exp/umber:
// pow_5_pipe
module pow_5_pipe
(
    input             clock,
    input      [17:0] n,
    output reg [17:0] n_pow_5
);
Size in the first run: about 2300 cells after synthesis, roughly 120 flip-flops, about 37 I/O pins, roughly 21000 sq um of cells after synthesis.
==> flow/config.mk <==
export PLATFORM = sky130hd
export DESIGN_NAME = pow_5_pipe
export DESIGN_NICKNAME = pow_5_pipe
export VERILOG_FILES = /design/flow/design.v
export SDC_FILE = /design/flow/constraint.sdc
export NUM_CORES = 4
export LEC_CHECK = 0
export CAP_MARGIN = 0
export CORE_MARGIN = 2
export CORE_UTILIZATION = 72
export CTS_CLUSTER_DIAMETER = 85
export PLACE_DENSITY_LB_ADDON = 0.26
export SLEW_MARGIN = 20
==> flow/constraint.sdc <==
create_clock -name core_clock -period 5.23 [get_ports {clock}]
set_input_delay 1.0460 -clock core_clock [delete_from_list [all_inputs] [get_ports {clock}]]
set_output_delay 1.0460 -clock core_clock [all_outputs]
set_load 0.01 [all_outputs]
run.sh (not shown) runs the stock make flow with config.mk's settings and CLKGATE_MAP_FILE=.
exp/umber -> stages 100% | layout checks FAIL | negative setup slack
#### Input delta (exp/garnet over exp/umber)
# exp/umber
export LEC_CHECK = 0
export CAP_MARGIN = 0
export CORE_MARGIN = 2
export CORE_UTILIZATION = 72
export CTS_CLUSTER_DIAMETER = 85
export PLACE_DENSITY_LB_ADDON = 0.26
export SLEW_MARGIN = 20
create_clock -name core_clock -period 5.23 [get_ports {clock}]
# exp/garnet
export LEC_CHECK = 0
export ABC_AREA = 1
export CAP_MARGIN = 20
export CORE_MARGIN = 2
export CORE_UTILIZATION = 72
export SLEW_MARGIN = 20
create_clock -name core_clock -period 4.27 [get_ports {clock}]
## What came out
- exp/garnet: GRT-0232 in global routing (5_1_grt) -> run aborted
- Sum of net half-perimeters after detailed placement: exp/garnet higher than exp/umber
- Yosys stat cell total (higher): exp/garnet
- [compare] base=exp/umber new=exp/garnet: floorplan-stage core utilization shows no meaningful change, synthesized cell count +662, setup slack after placement decreased by 0.59 ns relative to the old numbers.
- When exp/garnet is set beside exp/umber, its arithmetic-cell share of the synthesized area counting full adders, half adders and majority gates turns out to be 3.5 points smaller.
- exp/garnet falls short of exp/umber in synthesized area.
What exp/pepper does differently from exp/garnet at the input level:
# exp/garnet
export LEC_CHECK = 0
export ABC_AREA = 1
export CAP_MARGIN = 20
export CORE_MARGIN = 2
export CORE_UTILIZATION = 72
export SLEW_MARGIN = 20
create_clock -name core_clock -period 4.27 [get_ports {clock}]
# exp/pepper
export LEC_CHECK = 0
export CAP_MARGIN = 20
export CORE_MARGIN = 2
export CORE_UTILIZATION = 72
export CTS_CLUSTER_DIAMETER = 85
export PLACE_DENSITY_LB_ADDON = 0.26
export SLEW_MARGIN = 20
create_clock -name core_clock -period 4.8 [get_ports {clock}]
### Flow results
Sort exp/garnet and exp/pepper by synthesized cell count, ascending, and exp/pepper comes first. NOTE: chip area in the Yosys report in exp/pepper falls short of that of exp/garnet. exp/pepper vs exp/garnet on number of buffers inserted by post-CTS setup repair: exp/pepper is the lower one. exp/garnet has higher die width than exp/pepper. What the final checks of exp/pepper revealed, after a flow that finished every stage, was a layout that fails on negative setup slack. Cmp exp/pepper vs exp/garnet: standard cell area after detailed placement lower in exp/pepper. Changes observed in exp/pepper relative to exp/garnet: distinct cell type count of the synthesized netlist now larger, number of clock buffers inserted by TritonCTS shows no meaningful change, mean instance size in the synthesized netlist saw an increase.
Inputs modified between exp/pepper and exp/amber:
# exp/pepper
export LEC_CHECK = 0
export CAP_MARGIN = 20
export CORE_MARGIN = 2
export CORE_UTILIZATION = 72
export CTS_CLUSTER_DIAMETER = 85
export PLACE_DENSITY_LB_ADDON = 0.26
export SLEW_MARGIN = 20
create_clock -name core_clock -period 4.8 [get_ports {clock}]
# exp/amber
export LEC_CHECK = 0
export CAP_MARGIN = 20
export CORE_MARGIN = 2
export CORE_UTILIZATION = 72
export CTS_CLUSTER_DIAMETER = 85
export PLACE_DENSITY_LB_ADDON = 0.26
export SLEW_MARGIN = 40
create_clock -name core_clock -period 5.16 [get_ports {clock}]
[summary]
exp/amber against exp/pepper; area of combinational cells with multiple inputs is down by a few percent.
Wire length of the first global-routing pass: exp/amber better than exp/pepper
To summarise exp/amber: no stage aborted, but the layout did not pass its checks, failing on negative setup slack.
Multi-input logic portion of the cell area delta for exp/amber relative to exp/pepper: 1.6 points higher
Relative to exp/pepper, worst hold margin has decreased by 0.0039 ns in exp/amber.
exp/amber vs exp/pepper, routed length per placed instance went down by 15%.
Post-CTS setup-driven buffer insertion count was lower in the run labelled exp/amber.
exp/amber vs exp/pepper, routed via count went down by 1842.
exp/amber against exp/pepper; wire length is down by more than 10%.
Comparing exp/pepper and exp/amber, the higher flop share of the area was measured on exp/amber.

* * *

pow_5_pipe again, from the RTL that the note above started with.
Settings: LEC_CHECK=0, ABC_AREA=1, CAP_MARGIN=40, CORE_MARGIN=2, CORE_UTILIZATION=65, PLACE_DENSITY=0.68, SETUP_SLACK_MARGIN=0.19, SLEW_MARGIN=20; clock period 4.34 ns.
The first run finished but failed the layout checks on setup timing.
Change:
- ABC_AREA: 1 -> 0
- CAP_MARGIN: 40 -> 30
- CORE_MARGIN: 2 -> 3
- CORE_UTILIZATION: 65 -> 58
- GPL_TIMING_DRIVEN: unset -> 0
- SETUP_SLACK_MARGIN: 0.19 -> 1.22
- SLEW_MARGIN: 20 -> 0
Result: The new run finished with setup timing left; final area fell by 12%; global-route usage went down by 6.3 points; register-to-register slack got worse by 110 ps; via count went down by 23%; synthesized area falls by 6.7%; clock skew is about the same.
Change:
- ABC_AREA: 0 -> 1
- CAP_MARGIN: 30 -> 0
- CORE_ASPECT_RATIO: unset -> 0.5
- CORE_MARGIN: 3 -> 2
- CORE_UTILIZATION: 58 -> 38
- GPL_TIMING_DRIVEN: 0 -> unset
- SETUP_SLACK_MARGIN: 1.22 -> 0.19
- SLEW_MARGIN: 0 -> 20
What happened: The changed run reached the layout checks and failed them: setup timing; cell area went up by 14%; synthesized area went up by 7.2%.
Change:
- ABC_AREA: 1 -> unset
- CAP_MARGIN: 0 -> 20
- CORE_ASPECT_RATIO: 0.5 -> unset
- CORE_UTILIZATION: 38 -> 9
- PLACE_DENSITY: 0.68 -> unset
- SETUP_SLACK_MARGIN: 0.19 -> unset
- clock period: 4.34 -> 9.96 ns (I/O delays scaled with it)
Now the flow produced a clean layout.
Design area drops by 13%.
Worst setup slack is better by 3400 ps.
Cell count rises by 32%.
Clock skew drops by 6.8 ps.
Critical path depth does not change.
Register-to-register slack gains 4900 ps.
Synthesized area fell by 6.7%.
Clock-buffer cell count is unchanged.
Change:
- CORE_UTILIZATION: 9 -> 65
- clock period: 9.96 -> 5.23 ns (I/O delays scaled with it)
Effect:
- This time the run ran to the end with violations: setup timing
- die size came out lower by about 90%
- synthesized area does not change
- worst setup slack loses 2900 ps
- cell count came out lower by about 46%
Change:
- CORE_UTILIZATION: 65 -> 72
- PLACE_DENSITY_LB_ADDON: unset -> 0.26
- SETUP_SLACK_MARGIN: unset -> 0.79
- clock period: 5.23 -> 6.4 ns (I/O delays scaled with it)
This time the run completed without violations.
Routed wire length rises by 3.4%.
Non-clock buffer count drops by 144.
Clock skew barely changes.
Via count is about the same.
Global-route usage rises by 4.4 points.
Synthesized area is unchanged.
Register-to-register slack gets better by 880 ps.
Synthesized cell count stays the same.
Flip-flop count stays the same.

* * *

The RTL this note starts from:
==> flow/design.v <==
module pow_5_pipe
(
    input             clock,
    input      [17:0] n,
    output reg [17:0] n_pow_5
);
    reg [17:0] n_1, n_2, n_3;
    reg [17:0] n_pow_2, n_pow_3, n_pow_4;
    always @(posedge clock)
    begin
        n_1 <= n;
        n_2 <= n_1;
        n_3 <= n_2;
        n_pow_2 <= n * n;
        n_pow_3 <= n_pow_2 * n_1;
        n_pow_4 <= n_pow_3 * n_2;
        n_pow_5 <= n_pow_4 * n_3;
    end
endmodule
clock: 5.21 ns
lec_check: 0
cap_margin: 20
core_margin: 2
core_utilization: 40
slew_margin: 20
The first run ran to the end with violations: negative setup slack.
Edit:
- CTS_CLUSTER_DIAMETER: default -> 393
- CTS_CLUSTER_SIZE: default -> 100
- TNS_END_PERCENT: default -> 25
- clock period: 5.21 -> 6.4 ns (I/O delays scaled with it)
After rerunning: Now the flow went through all stages and came out clean. Area after synthesis stays the same. Core utilization came out lower by 2.9 points. Global-route usage drops by 0.14 points. Worst setup slack gains 0.34 ns. Worst hold slack stays flat. Final cell count went down by 4.6%. Wire length is lower by 0.58%. Non-clock buffer count is lower by 148.

* * *

Starts from the design.v that is shown in full above.
export LEC_CHECK = 0
export CAP_MARGIN = 0
export CORE_ASPECT_RATIO = 0.92
export CORE_MARGIN = 2
export CORE_UTILIZATION = 72
export CTS_CLUSTER_DIAMETER = 380
export CTS_CLUSTER_SIZE = 15
export GPL_ROUTABILITY_DRIVEN = 0
export PLACE_DENSITY_LB_ADDON = 0.02
export SETUP_SLACK_MARGIN = -0.46
export SLEW_MARGIN = 40
create_clock -name core_clock -period 4.58 [get_ports {clock}]
The first run produced a layout that fails on setup timing.
Then changed:
ABC_AREA = 1   (was default)
CORE_ASPECT_RATIO = default   (was 0.92)
CTS_CLUSTER_DIAMETER = 210   (was 380)
CTS_CLUSTER_SIZE = default   (was 15)
GPL_ROUTABILITY_DRIVEN = default   (was 0)
SETUP_SLACK_MARGIN = 1.0   (was -0.46)
SLEW_MARGIN = 20   (was 40)
clock period = 3.46 ns   (was 4.58 ns; I/O delays follow)
Result:
- The new run died in global routing
- die area rises by about 7%
- synthesized area rises by 7.2%
- synthesized cell count rises by about 30%

* * *

RTL: the design.v shown in full above, as it stands there.
make LEC_CHECK=0 ABC_AREA=1 CAP_MARGIN=40 CORE_MARGIN=2 CORE_UTILIZATION=16 PLACE_DENSITY=0.68 SETUP_SLACK_MARGIN=0.19 SLEW_MARGIN=0 finish   # period 4.34 ns
The baseline finished with setup timing left.
Next try:
ABC_AREA = 0   (was 1)
CORE_UTILIZATION = 72   (was 16)
PLACE_DENSITY = 0.78   (was 0.68)
SLEW_MARGIN = 20   (was 0)
clock period = 5.04 ns   (was 4.34 ns; I/O delays follow)
Effect:
- The new run finished but fails on setup timing
- synthesized area falls by 6.7%
- setup slack gains 0.20 ns
- die size falls by 79%
- design area falls by 18%
- wire length rises by 11%
- count of clock-buffer cells in the layout falls by 1
- sequential cell count is unchanged
- non-clock buffer count falls by 168
- clock skew hardly moves

* * *

Setup of the previous run:
Starts from the design.v that is shown in full above.
Settings: LEC_CHECK=0, CAP_MARGIN=0, CORE_MARGIN=2, CORE_UTILIZATION=72, CTS_CLUSTER_DIAMETER=210, PLACE_DENSITY_LB_ADDON=0.02, SETUP_SLACK_MARGIN=0.26, SLEW_MARGIN=20; clock period 5.23 ns.
No crash in the previous run: every stage finished, but the layout fails its final checks due to negative setup slack.
The inputs of the current run differ from those of the previous run as listed below.
# the previous run
export LEC_CHECK = 0
export CAP_MARGIN = 0
export CORE_MARGIN = 2
export CORE_UTILIZATION = 72
export CTS_CLUSTER_DIAMETER = 210
export PLACE_DENSITY_LB_ADDON = 0.02
export SETUP_SLACK_MARGIN = 0.26
export SLEW_MARGIN = 20
create_clock -name core_clock -period 5.23 [get_ports {clock}]
# the current run
export LEC_CHECK = 0
export CAP_MARGIN = 20
export CORE_MARGIN = 2
export CORE_UTILIZATION = 40
export SLEW_MARGIN = 20
create_clock -name core_clock -period 6.4 [get_ports {clock}]
[summary]
Looking at the reports, the current run completed the entire flow and the layout it produced met the timing, design-rule and antenna checks.
Going from the previous run to the current run, critical path's largest stage delay grows by 0.02 ns.
| area of all placed cells without fillers | the current run vs the previous run | better |
Number of buffer and inverter instances along the worst setup path was higher in the current run than in the previous run.
Comparing the previous run and the current run, the lower arrival time at the worst endpoint is on the previous run.

* * *

Setup of xenon:
RTL: the design.v shown in full above, as it stands there.
==> flow/config.mk <==
export PLATFORM = sky130hd
export DESIGN_NAME = pow_5_pipe
export DESIGN_NICKNAME = pow_5_pipe
export VERILOG_FILES = /design/flow/design.v
export SDC_FILE = /design/flow/constraint.sdc
export NUM_CORES = 4
export LEC_CHECK = 0
export ABC_AREA = 0
export CAP_MARGIN = 40
export CORE_MARGIN = 2
export CORE_UTILIZATION = 38
export PLACE_DENSITY = 0.68
export SETUP_SLACK_MARGIN = 0.19
export SLEW_MARGIN = 20
==> flow/constraint.sdc <==
create_clock -name core_clock -period 4.34 [get_ports {clock}]
set_input_delay 0.8680 -clock core_clock [delete_from_list [all_inputs] [get_ports {clock}]]
set_output_delay 0.8680 -clock core_clock [all_outputs]
set_load 0.01 [all_outputs]
xenon completed end to end; final checks failed (negative setup slack).
[inputs] amber vs xenon
- putting CTS_CLUSTER_DIAMETER at 132 where nothing was set
- swapping 0.68 for 0.37 in PLACE_DENSITY
- swapping 38 for 72 in CORE_UTILIZATION
- swapping 4.34 for 5.04 in the clock period (ns, I/O delays scaled along)
Findings:
Each of xenon and amber falls short of a clean finish. Ran to the end and failed final checks on negative setup slack: amber. Although it ran to completion, xenon produced a layout that fails the final checks because of negative setup slack. Changes observed in amber relative to xenon: number of antenna-violating nets in the routed design barely changed; row count dropped 28%; combined flip-flop and latch cell area climbed about 0.9%; final clock period utilization by the worst path dropped 14 points. In the flow results for amber and xenon, the worst path buffer plus inverter count is smaller on xenon. On detail-routed net length per standard cell: between amber and xenon, it ends up higher for amber. Compared xenon against amber; clock-pin transition on the worst setup and hold timing paths within noise. After detailed routing, xenon needs less wire than amber.
Input changes introduced in violet (baseline for comparison: amber):
- CORE_UTILIZATION changed from 72 to 67
- PLACE_DENSITY changed from 0.37 to 0.6
- CTS_CLUSTER_DIAMETER removed (was 132)
- the clock period (ns, I/O delays scaled along) changed from 5.04 to 5.16
Findings:
No crash in violet: every stage finished, but the layout fails its final checks due to negative setup slack. Higher detailed-route wire length among violet and amber: amber. For the via count, violet came in 1,243 lower than amber did. Compared with amber, in violet number of cells in the finished layout apart from fillers held steady; final standard cell area without fillers shrank by about 1.1%; total global routing track utilization shrank by 4.9 points. [compare] base=amber new=violet: area added between synthesis and finish down 1.3 points, routed length on met1 up about 5.3%.
Relative to violet, the following input files were edited for harbor:
- ABC_AREA removed (was 0)
- SETUP_SLACK_MARGIN removed (was 0.19)
- CAP_MARGIN changed from 40 to 20
- CORE_UTILIZATION changed from 67 to 69
- PLACE_DENSITY removed (was 0.6)
- the clock period (ns, I/O delays scaled along) changed from 5.16 to 6.23
Findings:
- Taking violet as the reference, in harbor final routed wirelength across all metal layers has decreased; worst setup slack climbed 0.42 ns.
- harbor reached the end of the flow, and the finished layout is clean on the timing, design-rule and antenna checks.

* * *

Starts from the design.v that is shown in full above.
Settings: LEC_CHECK=0, CAP_MARGIN=20, CORE_MARGIN=2, CORE_UTILIZATION=40, MAX_ROUTING_LAYER=met4, SETUP_SLACK_MARGIN=1.39, SLEW_MARGIN=20; clock period 6.4 ns.
Rerun with:
- CTS_CLUSTER_DIAMETER: default -> 297
- CTS_CLUSTER_SIZE: default -> 100
- HOLD_SLACK_MARGIN: default -> 0.28
- MAX_ROUTING_LAYER: met4 -> default
- SETUP_SLACK_MARGIN: 1.39 -> default
Effect: Cell area falls by 5.3%; clock skew barely changes; global-route usage falls by 0.47 points; worst hold slack improves by 0.0058 ns; area after synthesis does not change; die size does not change; non-clock buffer count falls by 48.
Rerun with:
- CELL_PAD_IN_SITES_GLOBAL_PLACEMENT: default -> 3
- CORE_ASPECT_RATIO: default -> 1.93
- CTS_CLUSTER_DIAMETER: 297 -> default
- CTS_CLUSTER_SIZE: 100 -> 94
- GPL_TIMING_DRIVEN: default -> 0
- HOLD_SLACK_MARGIN: 0.28 -> default
- PLACE_DENSITY_LB_ADDON: default -> 0.09
- SETUP_SLACK_MARGIN: default -> 0.51
- SLEW_MARGIN: 20 -> 25
Outcome: The changed run finished with timing, DRC and antenna clean. Clock-buffer cell count stays the same. Design area rose by 0.35%. Cell count hardly moves. Area after synthesis does not change. Die area barely changes. Non-clock buffer count rose by 34. Sequential cell count stays the same. Clock skew rose by 0.0047 ns.
Rerun with:
- CELL_PAD_IN_SITES_GLOBAL_PLACEMENT: 3 -> default
- CORE_ASPECT_RATIO: 1.93 -> default
- CTS_CLUSTER_DIAMETER: default -> 210
- CTS_CLUSTER_SIZE: 94 -> 99
- GPL_TIMING_DRIVEN: 0 -> default
- PLACE_DENSITY_LB_ADDON: 0.09 -> default
- SETUP_SLACK_MARGIN: 0.51 -> default
- SLEW_MARGIN: 25 -> 20
- TNS_END_PERCENT: default -> 25
Effect: Design area drops slightly. Fmax drops by a few percent. Core utilization barely changes. Critical path depth climbs by 2. Setup slack gets worse by 0.31 ns. Register-to-register slack gets better by 0.29 ns. Final cell count hardly moves. Synthesized area is unchanged.
Rerun with:
- CORE_UTILIZATION: 40 -> 64
- CTS_CLUSTER_DIAMETER: 210 -> 306
- CTS_CLUSTER_SIZE: 99 -> 100
- TNS_END_PERCENT: 25 -> default
After rerunning: The changed run ran to the end with no violations; worst hold slack is better by 0.0085 ns; clock skew hardly moves; clock-buffer cell count climbs by 7; routed wire length climbs by a few percent; via count climbs by a few percent.
